// pe_tile_new_unq1
module pe_tile_new_unq1 (
clk,
config_addr,
config_data,
out_BUS16_S0_T0,
in_BUS16_S0_T0,
out_BUS16_S0_T1,
in_BUS16_S0_T1,
out_BUS16_S0_T2,
in_BUS16_S0_T2,
out_BUS16_S0_T3,
in_BUS16_S0_T3,
out_BUS16_S0_T4,
in_BUS16_S0_T4,
out_BUS16_S1_T0,
in_BUS16_S1_T0,
out_BUS16_S1_T1,
in_BUS16_S1_T1,
out_BUS16_S1_T2,
in_BUS16_S1_T2,
out_BUS16_S1_T3,
in_BUS16_S1_T3,
out_BUS16_S1_T4,
in_BUS16_S1_T4,
out_BUS16_S2_T0,
in_BUS16_S2_T0,
out_BUS16_S2_T1,
in_BUS16_S2_T1,
out_BUS16_S2_T2,
in_BUS16_S2_T2,
out_BUS16_S2_T3,
in_BUS16_S2_T3,
out_BUS16_S2_T4,
in_BUS16_S2_T4,
out_BUS16_S3_T0,
in_BUS16_S3_T0,
out_BUS16_S3_T1,
in_BUS16_S3_T1,
out_BUS16_S3_T2,
in_BUS16_S3_T2,
out_BUS16_S3_T3,
in_BUS16_S3_T3,
out_BUS16_S3_T4,
in_BUS16_S3_T4,
out_BUS1_S0_T0,
in_BUS1_S0_T0,
out_BUS1_S0_T1,
in_BUS1_S0_T1,
out_BUS1_S0_T2,
in_BUS1_S0_T2,
out_BUS1_S0_T3,
in_BUS1_S0_T3,
out_BUS1_S0_T4,
in_BUS1_S0_T4,
out_BUS1_S1_T0,
in_BUS1_S1_T0,
out_BUS1_S1_T1,
in_BUS1_S1_T1,
out_BUS1_S1_T2,
in_BUS1_S1_T2,
out_BUS1_S1_T3,
in_BUS1_S1_T3,
out_BUS1_S1_T4,
in_BUS1_S1_T4,
out_BUS1_S2_T0,
in_BUS1_S2_T0,
out_BUS1_S2_T1,
in_BUS1_S2_T1,
out_BUS1_S2_T2,
in_BUS1_S2_T2,
out_BUS1_S2_T3,
in_BUS1_S2_T3,
out_BUS1_S2_T4,
in_BUS1_S2_T4,
out_BUS1_S3_T0,
in_BUS1_S3_T0,
out_BUS1_S3_T1,
in_BUS1_S3_T1,
out_BUS1_S3_T2,
in_BUS1_S3_T2,
out_BUS1_S3_T3,
in_BUS1_S3_T3,
out_BUS1_S3_T4,
in_BUS1_S3_T4,
reset,
tile_id
);
make LEC_CHECK=0 CAP_MARGIN=5 CELL_PAD_IN_SITES_DETAIL_PLACEMENT=2 CELL_PAD_IN_SITES_GLOBAL_PLACEMENT=1 CORE_ASPECT_RATIO=1.82 CORE_MARGIN=2 CORE_UTILIZATION=40 CTS_CLUSTER_DIAMETER=240 GPL_ROUTABILITY_DRIVEN=0 PLACE_DENSITY_LB_ADDON=0.03 SLEW_MARGIN=20 finish   # period 30.7 ns
run.sh (not shown) runs the stock make flow with config.mk's settings and CLKGATE_MAP_FILE=.
The first run died in global routing on GRT-0116.
Edit:
Settings changed: CAP_MARGIN 5 to 20, CELL_PAD_IN_SITES_DETAIL_PLACEMENT 2 to not set, CELL_PAD_IN_SITES_GLOBAL_PLACEMENT 1 to not set, CTS_CLUSTER_DIAMETER 240 to 387, PLACE_DENSITY_LB_ADDON 0.03 to not set.
Clock period 30.7 ns to 16.6 ns, I/O delays scaled along.
Result: This time the run completed and failed the layout checks on negative setup slack. Die area does not change. Synthesized cell count stays the same. Area after synthesis stays the same.
Edit:
Settings changed: CORE_ASPECT_RATIO 1.82 to not set, CORE_UTILIZATION 40 to 68, CTS_CLUSTER_DIAMETER 387 to not set, CTS_CLUSTER_SIZE set to 58, GPL_ROUTABILITY_DRIVEN 0 to not set.
Clock period 16.6 ns to 14.6 ns, I/O delays scaled along.
After rerunning: Now the flow did not get past global routing, error GRT-0232. Synthesized cell count is unchanged. Die area decreases by well over a third. Synthesized area does not change.
Edit:
Settings changed: CORE_UTILIZATION 68 to 69, CTS_CLUSTER_SIZE 58 to 97.
Clock period 14.6 ns to 16.4 ns, I/O delays scaled along.
Outcome: The changed run aborted during global routing, error GRT-0116; die area came out lower slightly; synthesized area is unchanged; synthesized cell count is unchanged.
Edit:
Settings changed: CORE_UTILIZATION 69 to 45, CTS_CLUSTER_SIZE 97 to not set.
Clock period 16.4 ns to 10.6 ns, I/O delays scaled along.
With this change the flow produced a layout that fails on negative setup slack; die size came out higher by about 50%; synthesized area does not change; synthesized cell count stays the same.

* * *

== north ==
pe_tile_new_unq1 again, from the RTL that the note above started with.
==> flow/config.mk <==
export PLATFORM = sky130hd
export DESIGN_NAME = pe_tile_new_unq1
export DESIGN_NICKNAME = pe_tile_new_unq1
export VERILOG_FILES = /design/flow/design.v
export SDC_FILE = /design/flow/constraint.sdc
export NUM_CORES = 4
export LEC_CHECK = 0
export CAP_MARGIN = 0
export CORE_ASPECT_RATIO = 0.54
export CORE_MARGIN = 2
export CORE_UTILIZATION = 70
export CTS_CLUSTER_DIAMETER = 376
export CTS_CLUSTER_SIZE = 58
export SETUP_SLACK_MARGIN = 3.75
export SLEW_MARGIN = 20
==> flow/constraint.sdc <==
create_clock -name core_clock -period 13.1 [get_ports {clk}]
set_input_delay 2.6200 -clock core_clock [delete_from_list [all_inputs] [get_ports {clk}]]
set_output_delay 2.6200 -clock core_clock [all_outputs]
set_load 0.01 [all_outputs]
north: DPL-0033 in clock tree synthesis -> run aborted
The following lists how south was set up differently from north:
- a change of CAP_MARGIN from 0 to 20
- a deleted CORE_ASPECT_RATIO that had been 0.54
- a change of CORE_UTILIZATION from 70 to 58
- a deleted SETUP_SLACK_MARGIN that had been 3.75
- a deleted CTS_CLUSTER_SIZE that had been 58
- a deleted CTS_CLUSTER_DIAMETER that had been 376
- a change of the clock period (ns, I/O delays scaled along) from 13.1 to 10.6
Findings:
- south: GRT-0116 in global routing -> run aborted
- The final reports for south and north show worst slack at placement lower in the former.
- Initial standard-cell utilization of the core in south is 12 points lower than in north
- Diff north..south | post-synthesis cell count | unchanged
- Diff north..south | adder-cell share of the synthesized area | unchanged
- Between south and north, final weighted congestion of routability-driven global placement is lower for south, north comes in above that.
Input changes introduced in east (baseline for comparison: south):
- CTS_CLUSTER_SIZE: unset -> 37
- SETUP_SLACK_MARGIN: unset -> -1.01
- CORE_UTILIZATION: 58 -> 51
==> comparison <==
Although east finished all stages, its layout failed final checks on setup timing.
Comparing south against east, there is no change at all in number of enable flip-flop cells.
Of east and south, it is east that has the lower number of gates resized after cts.
Per the comparison of east with south, number of buffers created by CTS picked up an extra 8, area of the chip picked up an extra 14%, area of the placeable core picked up an extra 14%.
east: number of post-CTS setup repair buffers is 94% lower than what south reported.
east — horizontal die size 6.6% higher, south as reference
From south to east the numbers moved as follows: floorplan-stage core utilization down 7.4 points; total number of H-tree levels now sits higher; number of rows in the core area +7.4%.
Relative to east, the following input files were edited for west:
- changing CTS_CLUSTER_SIZE from 37 to 43
- setting MIN_ROUTING_LAYER to met1 for the first time
- setting HOLD_SLACK_MARGIN to 0.29 for the first time
- changing SETUP_SLACK_MARGIN from -1.01 to 2.8
- setting GPL_ROUTABILITY_DRIVEN to 1 for the first time
- changing CORE_UTILIZATION from 51 to 50
- setting MAX_ROUTING_LAYER to met5 for the first time
- setting CELL_PAD_IN_SITES_GLOBAL_PLACEMENT to 1 for the first time
- setting PLACE_DENSITY to 0.43 for the first time
- setting ABC_AREA to 0 for the first time
west -> east: total congestion overflow delta 0, exact match. Relative to east, the routed wire length of west is higher by about 7%. west vs. east: net switching component of the power went up by 22%. In the reports for west and east, the smaller met3 layer wire length in the routed design belongs to east. west ran in full, but the layout does not pass; the checks complain about setup timing. Cell count: west higher than east. east → west: ratio of routed vias to standard cells higher, number of buffers other than clock buffers in the final layout higher, actual slew at the worst max-slew pin lower, total routing resource utilization after global routing roughly the same, final cell area excluding filler cells higher. Status: post-synthesis instance total parity (east, west).
The inputs of middle differ from those of west as listed below.
- SETUP_SLACK_MARGIN removed (was 2.8)
- CORE_UTILIZATION changed from 50 to 45
- PLACE_DENSITY_LB_ADDON newly set to 0.25
- PLACE_DENSITY removed (was 0.43)
- HOLD_SLACK_MARGIN changed from 0.29 to 0.08
- the clock period (ns, I/O delays scaled along) changed from 10.6 to 30.2
--- outcome ---
- Both conditions hold for middle: the flow ran to the end and the final layout passed the timing, design-rule and antenna checks.
- Relative to west, global-route usage has decreased by 8.6 points in middle.
- middle vs. west: internal power consumption saw a decrease, total number of placement rows increased 5.1%.

* * *

build 73:
pe_tile_new_unq1 again, from the RTL that the note above started with.
Design pe_tile_new_unq1, start of the top module:
module pe_tile_new_unq1 (
clk,
config_addr,
config_data,
out_BUS16_S0_T0,
in_BUS16_S0_T0,
out_BUS16_S0_T1,
in_BUS16_S0_T1,
out_BUS16_S0_T2,
in_BUS16_S0_T2,
out_BUS16_S0_T3,
in_BUS16_S0_T3,
out_BUS16_S0_T4,
in_BUS16_S0_T4,
out_BUS16_S1_T0,
in_BUS16_S1_T0,
out_BUS16_S1_T1,
in_BUS16_S1_T1,
out_BUS16_S1_T2,
in_BUS16_S1_T2,
out_BUS16_S1_T3,
in_BUS16_S1_T3,
out_BUS16_S1_T4,
in_BUS16_S1_T4,
out_BUS16_S2_T0,
in_BUS16_S2_T0,
out_BUS16_S2_T1,
in_BUS16_S2_T1,
out_BUS16_S2_T2,
in_BUS16_S2_T2,
out_BUS16_S2_T3,
in_BUS16_S2_T3,
out_BUS16_S2_T4,
in_BUS16_S2_T4,
out_BUS16_S3_T0,
in_BUS16_S3_T0,
out_BUS16_S3_T1,
in_BUS16_S3_T1,
out_BUS16_S3_T2,
in_BUS16_S3_T2,
out_BUS16_S3_T3,
in_BUS16_S3_T3,
out_BUS16_S3_T4,
in_BUS16_S3_T4,
out_BUS1_S0_T0,
in_BUS1_S0_T0,
out_BUS1_S0_T1,
in_BUS1_S0_T1,
out_BUS1_S0_T2,
in_BUS1_S0_T2,
out_BUS1_S0_T3,
in_BUS1_S0_T3,
out_BUS1_S0_T4,
in_BUS1_S0_T4,
out_BUS1_S1_T0,
in_BUS1_S1_T0,
out_BUS1_S1_T1,
in_BUS1_S1_T1,
out_BUS1_S1_T2,
in_BUS1_S1_T2,
out_BUS1_S1_T3,
in_BUS1_S1_T3,
out_BUS1_S1_T4,
in_BUS1_S1_T4,
out_BUS1_S2_T0,
in_BUS1_S2_T0,
out_BUS1_S2_T1,
in_BUS1_S2_T1,
out_BUS1_S2_T2,
in_BUS1_S2_T2,
out_BUS1_S2_T3,
in_BUS1_S2_T3,
out_BUS1_S2_T4,
in_BUS1_S2_T4,
out_BUS1_S3_T0,
in_BUS1_S3_T0,
out_BUS1_S3_T1,
in_BUS1_S3_T1,
out_BUS1_S3_T2,
in_BUS1_S3_T2,
out_BUS1_S3_T3,
in_BUS1_S3_T3,
out_BUS1_S3_T4,
in_BUS1_S3_T4,
reset,
tile_id
);
clock: 30.2 ns
lec_check: 0
abc_area: 0
cap_margin: 30
cell_pad_in_sites_global_placement: 1
core_margin: 2
core_utilization: 45
cts_cluster_size: 43
gpl_routability_driven: 1
max_routing_layer: met5
min_routing_layer: met1
place_density_lb_addon: 0.25
setup_slack_margin: 4.62
slew_margin: 20
tns_end_percent: 55
Build 73 did not stop at any stage, and its layout met the timing, design-rule and antenna checks.
### build 73 -> build 51
Settings: TNS_END_PERCENT changed from 55 to 90; PLACE_DENSITY_LB_ADDON removed (was 0.25); CAP_MARGIN changed from 30 to 20; CORE_UTILIZATION changed from 45 to 64; SETUP_SLACK_MARGIN changed from 4.62 to 4.3; HOLD_SLACK_MARGIN newly set to 0.08; the clock period (ns, I/O delays scaled along) changed from 30.2 to 19.0.
Findings:
Row core area: build 51 lower / build 73 higher
What ended build 51 was a tool error in global placement; the run never finished.
Build 73: done, clean on timing, DRC and antenna
As far as synthesized netlist cell count goes, build 73 and build 51 are indistinguishable; the numbers are identical.
Changes observed in build 51 relative to build 73: post-synth design cell area stayed essentially flat; die span in y fell by 16%; chip area fell by 34000 µm².
For build 76, these inputs were changed with respect to build 51:
Settings: a change of TNS_END_PERCENT from 90 to 95; a change of CELL_PAD_IN_SITES_GLOBAL_PLACEMENT from 1 to 0; a change of SETUP_SLACK_MARGIN from 4.3 to -1.34; a change of CORE_UTILIZATION from 64 to 72; an added PLACE_DENSITY of 0.35; a change of the clock period (ns, I/O delays scaled along) from 19.0 to 15.6.
- Comparing build 76 against build 51, there is no change at all in synthesized area.
- Number of flops mapped to enable cells by yosys: build 76 vs build 51 identical
- | average instance area after synthesis | build 51 vs build 76 | ≈ equal |
- Build 76 against build 51: vertical die size fell by 16 µm, area of the core region fell 11%, effective utilization at floorplan moved up.
- Summary — die outline area, build 76 relative to build 51: lower, by 11%.
- Comparing build 51 with build 76, the post-synthesis compound-gate area fraction came out essentially unchanged.
- What ended build 76 was a tool error in global routing; the run never finished.
- Build 51 got as far as global placement, where a tool error ended the run.
- Floorplan die width: higher on build 51
Inputs modified between build 76 and build 39:
Settings: swapping -1.34 for 3.41 in SETUP_SLACK_MARGIN; swapping 72 for 45 in CORE_UTILIZATION; clearing PLACE_DENSITY, which used to be 0.35; swapping 95 for 90 in TNS_END_PERCENT; clearing HOLD_SLACK_MARGIN, which used to be 0.08; swapping 0 for 1 in CELL_PAD_IN_SITES_GLOBAL_PLACEMENT; putting PLACE_DENSITY_LB_ADDON at 0.25 where nothing was set; swapping 15.6 for 30.2 in the clock period (ns, I/O delays scaled along).
[summary]
Build 39 vs build 76 — number of clock buffers inserted by TritonCTS climbed by more than 10%
In build 39 the number of placed cells counting well taps turned out 248 higher than in build 76.
Looking at setup slack after placement across both flows, build 39 is the stronger of the two, with build 76 trailing.
In build 39, the final estimated routing congestion in global placement came out about 20% below the value in build 76.
Compared with build 76, in build 39 placed instance area went down by 2100 µm²; synthesized cell count was more or less identical.
Build 39 reached the end of the flow, and the finished layout is clean on the timing, design-rule and antenna checks.
The following lists how build 40 was set up differently from build 39:
Settings: clearing TNS_END_PERCENT, which used to be 90; clearing GPL_ROUTABILITY_DRIVEN, which used to be 1; clearing ABC_AREA, which used to be 0; clearing MIN_ROUTING_LAYER, which used to be met1; clearing CTS_CLUSTER_SIZE, which used to be 43; clearing PLACE_DENSITY_LB_ADDON, which used to be 0.25; clearing MAX_ROUTING_LAYER, which used to be met5; clearing CELL_PAD_IN_SITES_GLOBAL_PLACEMENT, which used to be 1; swapping 3.41 for 2.77 in SETUP_SLACK_MARGIN; swapping 30.2 for 10.6 in the clock period (ns, I/O delays scaled along).
Build 40: all stages done; final checks FAILED (setup timing).
Note that the total wire length after detailed routing recorded for build 40 amounts to 1.15 times the value seen in build 39.
Build 40 vs build 39: post-layout net count up in build 40
Comparing build 39 against build 40, there is no change at all in number of max-slew violations in the final report.
[build 40] relative area change from synthesis to final layout rose 32 points relative to build 39
Build 40 against build 39: design area moved up, clock-buffer cell count moved up, sequential share of layout area moved down.
What build 23 does differently from build 40 at the input level:
Settings: SETUP_SLACK_MARGIN removed (was 2.77); CORE_UTILIZATION changed from 45 to 40.
## What came out
- The total of clock buffers placed in the layout in build 23 sits 6 above the value recorded for build 40.
- Compared with build 40, build 23 shows least setup slack across all paths after layout higher by 0.036 ns.
- Looking at non-clock buffer count, build 23 sits 188 lower than build 40 does.
- Although build 23 finished all stages, its layout failed final checks on setup timing.
- Build 23 against build 40: cell area after placement increased about 1.1%, total cell area reported by yosys after synthesis now sits at about the same level.
Power and IR drop assume default switching activity.
